==> trial 98: inputs <==
==> flow/design.v <==
module yuv_to_rgb (
input            clk             ,  
input            rst_n           ,  
input            start_conversion,  
input      [7:0] y               , 
input      [7:0] u               ,
input      [7:0] v               ,
output reg [7:0] r               , 
output reg [7:0] g               , 
output reg [7:0] b               ,
output reg       pixel_ready        
);
parameter signed [15:0] C_1_402 = 16'h059C;   
parameter signed [15:0] C_0_344 = 16'h0160;   
parameter signed [15:0] C_0_714 = 16'h02DB;   
parameter signed [15:0] C_1_772 = 16'h0716;   
wire signed [15:0] y_s;
wire signed [15:0] u_s;
wire signed [15:0] v_s;
wire signed [31:0] r_temp;
wire signed [31:0] g_temp;
wire signed [31:0] b_temp;
assign y_s = y;
assign u_s = u - 128;   
assign v_s = v - 128;   
assign r_temp = y_s + ((v_s * C_1_402) >>> 10);
assign g_temp = y_s - ((u_s * C_0_344) >>> 10) - ((v_s * C_0_714) >>> 10);
assign b_temp = y_s + ((u_s * C_1_772) >>> 10);
always @(posedge clk or negedge rst_n)	
	if (~rst_n)	            r <= 8'h00; else
	if (start_conversion) begin	
		if (r_temp < 0)	    r <= 8'h00; else
		if (r_temp > 255) 	r <= 8'hFF; else
											    r <= r_temp[7:0];
	end
always @(posedge clk or negedge rst_n)	
	if (~rst_n)	            g <= 8'h00; else
	if (start_conversion) begin	
		if (g_temp < 0)	    g <= 8'h00; else
		if (g_temp > 255) 	g <= 8'hFF; else
											    g <= g_temp[7:0];
	end
always @(posedge clk or negedge rst_n)	
	if (~rst_n)	            b <= 8'h00; else
	if (start_conversion) begin	
		if (b_temp < 0)	    b <= 8'h00; else
		if (b_temp > 255) 	b <= 8'hFF; else
											    b <= b_temp[7:0];
	end
always @(posedge clk or negedge rst_n)
	if (~rst_n)     	        pixel_ready <= 1'b0; else
	if (pixel_ready)          pixel_ready <= 1'b0; else
	if (start_conversion)	    pixel_ready <= 1'b1;
endmodule
module yuv422_to_rgb (
input             pclk               ,  
input             presetn            ,  
input      [31:0] paddr              ,  
input      [31:0] pwdata             ,  
output reg [31:0] prdata             ,  
input         	  pwrite             ,  
input         	  psel               ,  
input         	  penable            , 
output            pslverr            ,  
output            pready             ,  
output reg        irq                ,  
output reg [95:0] rgb_out               
);
localparam IDLE    = 3'd0;
localparam LOAD    = 3'd1;
localparam CONVERT = 3'd2;
reg  [7:0] yuv_mem [0:7];     
reg  [7:0] y0;                
reg  [7:0] u0;                
reg  [7:0] y1;                
reg  [7:0] v0;                
reg  [7:0] y2;                
reg  [7:0] u1;                
reg  [7:0] y3;                
reg  [7:0] v1;                
wire [7:0] r0;                
wire [7:0] g0;                
wire [7:0] b0;                
wire [7:0] r1;                
wire [7:0] g1;                
wire [7:0] b1;                
wire [7:0] r2;                
wire [7:0] g2;                
wire [7:0] b2;                
wire [7:0] r3;                
wire [7:0] g3;                
wire [7:0] b3;                
reg        cnt_writes;        
reg  [2:0] state;             
reg        start_conversion;  
wire [3:0] result_ready;      
yuv_to_rgb conv0 (.clk(pclk), .rst_n(presetn), .start_conversion(start_conversion), .y(y0), .u(u0), .v(v0), .r(r0), .g(g0), .b(b0), .pixel_ready(result_ready[0]));
yuv_to_rgb conv1 (.clk(pclk), .rst_n(presetn), .start_conversion(start_conversion), .y(y1), .u(u0), .v(v0), .r(r1), .g(g1), .b(b1), .pixel_ready(result_ready[1]));
yuv_to_rgb conv2 (.clk(pclk), .rst_n(presetn), .start_conversion(start_conversion), .y(y2), .u(u1), .v(v1), .r(r2), .g(g2), .b(b2), .pixel_ready(result_ready[2]));
yuv_to_rgb conv3 (.clk(pclk), .rst_n(presetn), .start_conversion(start_conversion), .y(y3), .u(u1), .v(v1), .r(r3), .g(g3), .b(b3), .pixel_ready(result_ready[3]));
assign pready  = 1'b1;
assign pslverr = 1'b0;
always @(posedge pclk or negedge presetn)
	if (~presetn)	prdata <= 32'd0; else
	if (psel & ~penable & ~pwrite)	
		case(paddr[7:0])
			8'h20: prdata <= (state == IDLE) ? {32'hFFFFFFFF} : {32'd0};
			8'h30: prdata <= {rgb_out[95:72], 8'd0};   
			8'h34: prdata <= {rgb_out[71:48], 8'd0};   
			8'h38: prdata <= {rgb_out[47:24], 8'd0};   
			8'h3c: prdata <= {rgb_out[23:0], 8'd0};   
		endcase           
always @(posedge pclk or negedge presetn)
	if (~presetn)	                        cnt_writes <= 'd0; else
	if (psel & penable & pready & pwrite)	cnt_writes <= cnt_writes + 'd1;
always @(posedge pclk or negedge presetn)
	if (~presetn)	                                     start_conversion <= 1'b0; else
	if (start_conversion)                              start_conversion <= 1'b0; else
	if (psel & penable & pready & pwrite & cnt_writes) start_conversion <= 1'b1;
always @(posedge pclk or negedge presetn)
	if (~presetn)      	irq <= 1'b0; else
	if (irq)					  irq <= 1'b0; else
	if (&result_ready)	irq <= 1'b1;
always @(posedge pclk or negedge presetn)
	if (~presetn)	                                                  state <= IDLE; else
	case(state)
		IDLE    : if (psel & ~penable & pwrite)                       state <= LOAD;     
		LOAD    : if (psel & penable & pready & pwrite & cnt_writes)  state <= CONVERT;  
		CONVERT : if (&result_ready)                                  state <= IDLE;     
	endcase
always @(posedge pclk or negedge presetn)
	if (~presetn) begin	yuv_mem[0] <= 8'd0;
	                    yuv_mem[1] <= 8'd0;
	                    yuv_mem[2] <= 8'd0;
	                    yuv_mem[3] <= 8'd0;
	                    yuv_mem[4] <= 8'd0;
	                    yuv_mem[5] <= 8'd0;
	                    yuv_mem[6] <= 8'd0;
	                    yuv_mem[7] <= 8'd0; end else
	if (psel & pwrite & ~penable) 
		case (paddr[7:0])                               
      8'h10: begin yuv_mem[0] <= pwdata[7:0];           
									 yuv_mem[1] <= pwdata[15:8];          
									 yuv_mem[2] <= pwdata[23:16];         
									 yuv_mem[3] <= pwdata[31:24]; end     
      8'h14: begin yuv_mem[4] <= pwdata[7:0];           
                   yuv_mem[5] <= pwdata[15:8];          
                   yuv_mem[6] <= pwdata[23:16];         
                   yuv_mem[7] <= pwdata[31:24]; end     
    endcase
always @(posedge pclk or negedge presetn)
	if (~presetn)	            rgb_out <= 96'd0; else
	if (&result_ready)	      rgb_out <= {r0, g0, b0, r1, g1, b1, r2, g2, b2, r3, g3, b3};  
always @(posedge pclk or negedge presetn)
	if (~presetn)	                    y0 <= 'd0; else
	if ((state == LOAD) & cnt_writes) y0 <= yuv_mem[0];
always @(posedge pclk or negedge presetn)
	if (~presetn)	                    u0 <= 'd0; else
	if ((state == LOAD) & cnt_writes) u0 <= yuv_mem[1];
always @(posedge pclk or negedge presetn)
	if (~presetn)	                    y1 <= 'd0; else
	if ((state == LOAD) & cnt_writes) y1 <= yuv_mem[2];
always @(posedge pclk or negedge presetn)
	if (~presetn)	                    v0 <= 'd0; else
	if ((state == LOAD) & cnt_writes) v0 <= yuv_mem[3];
always @(posedge pclk or negedge presetn)
	if (~presetn)	                    y2 <= 'd0; else
	if ((state == LOAD) & cnt_writes) y2 <= yuv_mem[4];
always @(posedge pclk or negedge presetn)
	if (~presetn)	                    u1 <= 'd0; else
	if ((state == LOAD) & cnt_writes) u1 <= yuv_mem[5];
always @(posedge pclk or negedge presetn)
	if (~presetn)	                    y3 <= 'd0; else
	if ((state == LOAD) & cnt_writes) y3 <= yuv_mem[6];
always @(posedge pclk or negedge presetn)
	if (~presetn)	                    v1 <= 'd0; else
	if ((state == LOAD) & cnt_writes) v1 <= yuv_mem[7];
endmodule
==> flow/run.sh <==
#!/bin/bash
# the make line also repeats each setting of config.mk as NAME=value (left out here)
make -C /OpenROAD-flow-scripts/flow DESIGN_CONFIG=/design/flow/config.mk WORK_HOME=/design/flow/orfs CLKGATE_MAP_FILE= finish
==> flow/config.mk <==
export PLATFORM = sky130hd
export DESIGN_NAME = yuv422_to_rgb
export DESIGN_NICKNAME = yuv422_to_rgb
export VERILOG_FILES = /design/flow/design.v
export SDC_FILE = /design/flow/constraint.sdc
export NUM_CORES = 4
export LEC_CHECK = 0
export CAP_MARGIN = 0
export CELL_PAD_IN_SITES_GLOBAL_PLACEMENT = 2
export CORE_MARGIN = 7
export CORE_UTILIZATION = 24
export CTS_CLUSTER_SIZE = 17
export GPL_ROUTABILITY_DRIVEN = 0
export GPL_TIMING_DRIVEN = 1
export SETUP_SLACK_MARGIN = -0.88
export SLEW_MARGIN = 0
==> flow/constraint.sdc <==
create_clock -name core_clock -period 13.8 [get_ports {pclk}]
set_input_delay 2.7600 -clock core_clock [delete_from_list [all_inputs] [get_ports {pclk}]]
set_output_delay 2.7600 -clock core_clock [all_outputs]
set_load 0.01 [all_outputs]
==> inputs of trial 97, as changes to trial 98 <==
- ABC_AREA: not set -> 1
- CAP_MARGIN: 0 -> 20
- CELL_PAD_IN_SITES_DETAIL_PLACEMENT: not set -> 0
- CELL_PAD_IN_SITES_GLOBAL_PLACEMENT: 2 -> not set
- CORE_MARGIN: 7 -> 2
- CORE_UTILIZATION: 24 -> 58
- CTS_CLUSTER_SIZE: 17 -> not set
- GPL_ROUTABILITY_DRIVEN: 0 -> not set
- GPL_TIMING_DRIVEN: 1 -> not set
- HOLD_SLACK_MARGIN: not set -> 0.08
- MIN_ROUTING_LAYER: not set -> met1
- PLACE_DENSITY_LB_ADDON: not set -> 0.19
- SETUP_SLACK_MARGIN: -0.88 -> not set
- SLEW_MARGIN: 0 -> 20
- TNS_END_PERCENT: not set -> 10
==> flow/constraint.sdc (replaced) <==
create_clock -name core_clock -period 5.84 [get_ports {pclk}]
set_input_delay 1.1680 -clock core_clock [delete_from_list [all_inputs] [get_ports {pclk}]]
set_output_delay 1.1680 -clock core_clock [all_outputs]
set_load 0.01 [all_outputs]
==> qor summary <==
metric                                                           trial 97    trial 98
Count of instances resized after the clock tree is built               45           0
Post-synthesis cell count from yosys                                 3764        2765
Row count                                                              84         128
Initial DRT Pass Iterations                                             6           5
MI comb cells                                                        2684        1936
Xor/xnor cell area share of the yosys netlist                      0.0489      0.0458
Worst setup path startpoint                                         v0[2]       v0[1]
Outcome                                                   failed layout checks  timing/DRC/antenna clean
Layout check failures                                        setup timing           -
Average detailed-routed wire length per instance                  16.6 µm     19.5 µm
Post-Syn Instances                                                   3764        2765
Mean post-synth cell area                                        8.23 µm²    10.7 µm²
Total of fill cells in the finished design                           4159       12700
Setup skew after layout                                         0.0168 ns   0.0159 ns
Count of antenna diodes in the layout                                   0           4
Number of buffers created by CTS                                       39          43
Endpoint of the worst-slack reg-to-reg timing path             conv0.g[5]  conv1.g[2]
Core ar.                                                       0.0527 mm²   0.122 mm²
CP Data Required Time                                             6.28 ns    14.22 ns
Final instance area                                            0.0378 mm²  0.0347 mm²
Die Width                                                          235 µm      365 µm
Met2 Use GR                                                         0.472       0.198
